==> flow/design.v (excerpt) <==
module apb_fifo (
    input  wire                   clk,         
    input  wire                   rst,         
    input  wire                   psel,        
    input  wire [3:0]            paddr,       
    input  wire [31:0]            pwdata,      
    input  wire                   penable,     
    input  wire                   pwrite,      
    output reg  [31:0]            prdata,      
    output reg                    pready       
);
Size in the first run: ~2100 cells after synthesis, about 630 flip-flops, roughly 74 I/O pins, about 28000 um^2 of cells after synthesis.
Settings: LEC_CHECK=0, ABC_AREA=0, CAP_MARGIN=25, CORE_ASPECT_RATIO=1.11, CORE_MARGIN=2, CORE_UTILIZATION=72, CTS_CLUSTER_SIZE=35, GPL_TIMING_DRIVEN=1, PLACE_DENSITY=0.37, SLEW_MARGIN=35; clock period 1.9 ns.
run.sh (not shown) runs the stock make flow with config.mk's settings and CLKGATE_MAP_FILE=.
The starting point ran to the end with violations: setup timing.
Then changed:
==> flow/config.mk (replaced) <==
export PLATFORM = sky130hd
export DESIGN_NAME = apb_fifo
export DESIGN_NICKNAME = apb_fifo
export VERILOG_FILES = /design/flow/design.v
export SDC_FILE = /design/flow/constraint.sdc
export NUM_CORES = 4
export LEC_CHECK = 0
export ABC_AREA = 1
export CAP_MARGIN = 40
export CORE_MARGIN = 2
export CORE_UTILIZATION = 72
export CTS_CLUSTER_SIZE = 17
export SETUP_SLACK_MARGIN = -0.09
export SLEW_MARGIN = 20
==> flow/constraint.sdc (replaced) <==
create_clock -name core_clock -period 1.92 [get_ports {clk}]
set_input_delay 0.3840 -clock core_clock [delete_from_list [all_inputs] [get_ports {clk}]]
set_output_delay 0.3840 -clock core_clock [all_outputs]
set_load 0.01 [all_outputs]
=> The changed run ran to the end with violations: setup timing. Non-clock buffer count drops by 75. Routed wire length falls by 8.2%. Die size drops by 2.4%. Total power drops by 15%.
Then changed:
==> flow/config.mk (replaced) <==
export PLATFORM = sky130hd
export DESIGN_NAME = apb_fifo
export DESIGN_NICKNAME = apb_fifo
export VERILOG_FILES = /design/flow/design.v
export SDC_FILE = /design/flow/constraint.sdc
export NUM_CORES = 4
export LEC_CHECK = 0
export CAP_MARGIN = 20
export CORE_MARGIN = 2
export CORE_UTILIZATION = 40
export SLEW_MARGIN = 20
==> flow/constraint.sdc (replaced) <==
create_clock -name core_clock -period 3.4 [get_ports {clk}]
set_input_delay 0.6800 -clock core_clock [delete_from_list [all_inputs] [get_ports {clk}]]
set_output_delay 0.6800 -clock core_clock [all_outputs]
set_load 0.01 [all_outputs]
=> The changed run passed the timing, design-rule and antenna checks. Setup slack improved by 0.66 ns. Power fell by about 40%. Critical path depth rose by 5. Synthesized area rose by 2.5%. Synthesized cell count fell by about 36%. Utilization fell by 37 points. Via count fell by about 26%. Wire length fell by about 2.2%. Non-clock buffer count fell by 68. Design area rose by 2.0%. Sequential cell count does not change.
Then changed:
--- a/flow/config.mk
+++ b/flow/config.mk
@@ -7,5 +7,9 @@
 export LEC_CHECK = 0
-export CAP_MARGIN = 20
+export CAP_MARGIN = 0
 export CORE_MARGIN = 2
-export CORE_UTILIZATION = 40
+export CORE_UTILIZATION = 70
+export CTS_CLUSTER_SIZE = 33
+export PLACE_DENSITY_LB_ADDON = 0.01
+export SETUP_SLACK_MARGIN = 0.74
 export SLEW_MARGIN = 20
+export TNS_END_PERCENT = 75
==> flow/constraint.sdc (replaced) <==
create_clock -name core_clock -period 2.57 [get_ports {clk}]
set_input_delay 0.5140 -clock core_clock [delete_from_list [all_inputs] [get_ports {clk}]]
set_output_delay 0.5140 -clock core_clock [all_outputs]
set_load 0.01 [all_outputs]
Synthesized area does not change.
Clock-buffer cell count drops by 22.
Final cell count drops by 6.9%.
Global-route usage climbs by 22 points.
Power climbs by 59%.
Synthesized cell count does not change.
Hold slack improves by 0.33 ns.
Non-clock buffer count climbs by 208.
Routed wire length climbs by 47%.
Combinational power climbs by 120%.

========
apb_fifo again, from the RTL that the note above started with.
export LEC_CHECK = 0
export ABC_AREA = 0
export CAP_MARGIN = 40
export CORE_MARGIN = 2
export CORE_UTILIZATION = 39
export CTS_CLUSTER_DIAMETER = 63
export CTS_CLUSTER_SIZE = 17
export MAX_ROUTING_LAYER = met5
export PLACE_DENSITY_LB_ADDON = 0.07
export SLEW_MARGIN = 20
export TNS_END_PERCENT = 80
create_clock -name core_clock -period 2.68 [get_ports {clk}]
Rerun with:
==> flow/config.mk (replaced) <==
export PLATFORM = sky130hd
export DESIGN_NAME = apb_fifo
export DESIGN_NICKNAME = apb_fifo
export VERILOG_FILES = /design/flow/design.v
export SDC_FILE = /design/flow/constraint.sdc
export NUM_CORES = 4
export LEC_CHECK = 0
export CAP_MARGIN = 20
export CORE_MARGIN = 2
export CORE_UTILIZATION = 72
export CTS_CLUSTER_DIAMETER = 341
export CTS_CLUSTER_SIZE = 15
export PLACE_DENSITY_LB_ADDON = 0.14
export SETUP_SLACK_MARGIN = 0.55
export SLEW_MARGIN = 20
==> flow/constraint.sdc (replaced) <==
create_clock -name core_clock -period 1.89 [get_ports {clk}]
set_input_delay 0.3780 -clock core_clock [delete_from_list [all_inputs] [get_ports {clk}]]
set_output_delay 0.3780 -clock core_clock [all_outputs]
set_load 0.01 [all_outputs]
What happened:
- With this change the flow finished with negative setup slack left
- flip-flop count does not change
- die size drops by about 45%
- sequential share of layout area drops by 3.3 points
- final cell count drops by 10%
- worst setup slack is worse by 840 ps
- core utilization climbs by 44 points
- clock skew climbs by 20 ps
Rerun with:
==> flow/config.mk (replaced) <==
export PLATFORM = sky130hd
export DESIGN_NAME = apb_fifo
export DESIGN_NICKNAME = apb_fifo
export VERILOG_FILES = /design/flow/design.v
export SDC_FILE = /design/flow/constraint.sdc
export NUM_CORES = 4
export LEC_CHECK = 0
export ABC_AREA = 1
export CAP_MARGIN = 20
export CORE_MARGIN = 2
export CORE_UTILIZATION = 40
export HOLD_SLACK_MARGIN = 0.07
export MIN_ROUTING_LAYER = met2
export SETUP_SLACK_MARGIN = 1.29
export SLEW_MARGIN = 20
export TNS_END_PERCENT = 25
==> flow/constraint.sdc (replaced) <==
create_clock -name core_clock -period 5.0 [get_ports {clk}]
set_input_delay 1.0000 -clock core_clock [delete_from_list [all_inputs] [get_ports {clk}]]
set_output_delay 1.0000 -clock core_clock [all_outputs]
set_load 0.01 [all_outputs]
Outcome:
- This time the run ran to the end with no violations
- global-route usage drops by 9.8 points
- worst hold slack improved by 110 ps
- total power drops by 68%
- final cell count rose by 48%
- worst setup slack improves by 2200 ps
- synthesized cell count grows by 57%
- via count is higher by 38%
- maximum frequency fell by 28%
- core utilization goes down by 44 points
- cell area fell by 11%
Rerun with:
==> flow/config.mk (replaced) <==
export PLATFORM = sky130hd
export DESIGN_NAME = apb_fifo
export DESIGN_NICKNAME = apb_fifo
export VERILOG_FILES = /design/flow/design.v
export SDC_FILE = /design/flow/constraint.sdc
export NUM_CORES = 4
export LEC_CHECK = 0
export CAP_MARGIN = 20
export CELL_PAD_IN_SITES_GLOBAL_PLACEMENT = 2
export CORE_ASPECT_RATIO = 1.39
export CORE_MARGIN = 6
export CORE_UTILIZATION = 29
export GPL_TIMING_DRIVEN = 0
export HOLD_SLACK_MARGIN = 0.2
export SETUP_SLACK_MARGIN = 0.95
export SLEW_MARGIN = 20
Result:
- final area goes up by a few percent
- global-route usage came out lower by 16 points
- clock-buffer cell count decreases by 1
Rerun with:
==> flow/config.mk (replaced) <==
export PLATFORM = sky130hd
export DESIGN_NAME = apb_fifo
export DESIGN_NICKNAME = apb_fifo
export VERILOG_FILES = /design/flow/design.v
export SDC_FILE = /design/flow/constraint.sdc
export NUM_CORES = 4
export LEC_CHECK = 0
export CAP_MARGIN = 20
export CORE_MARGIN = 2
export CORE_UTILIZATION = 72
export CTS_CLUSTER_SIZE = 15
export SLEW_MARGIN = 20
==> flow/constraint.sdc (replaced) <==
create_clock -name core_clock -period 1.89 [get_ports {clk}]
set_input_delay 0.3780 -clock core_clock [delete_from_list [all_inputs] [get_ports {clk}]]
set_output_delay 0.3780 -clock core_clock [all_outputs]
set_load 0.01 [all_outputs]
What happened: The new run finished with negative setup slack left; power came out higher to 2.7 times its value; worst setup slack got worse by 2100 ps; worst hold slack got worse by 73 ps; synthesized cell count is unchanged; count of clock-buffer cells in the layout falls by 6; register-to-register slack loses 2100 ps; global-route usage rises by 20 points; first-iteration DRC count went up by 58%.
No activity file was given, so power comes from the tool's default toggle rates.
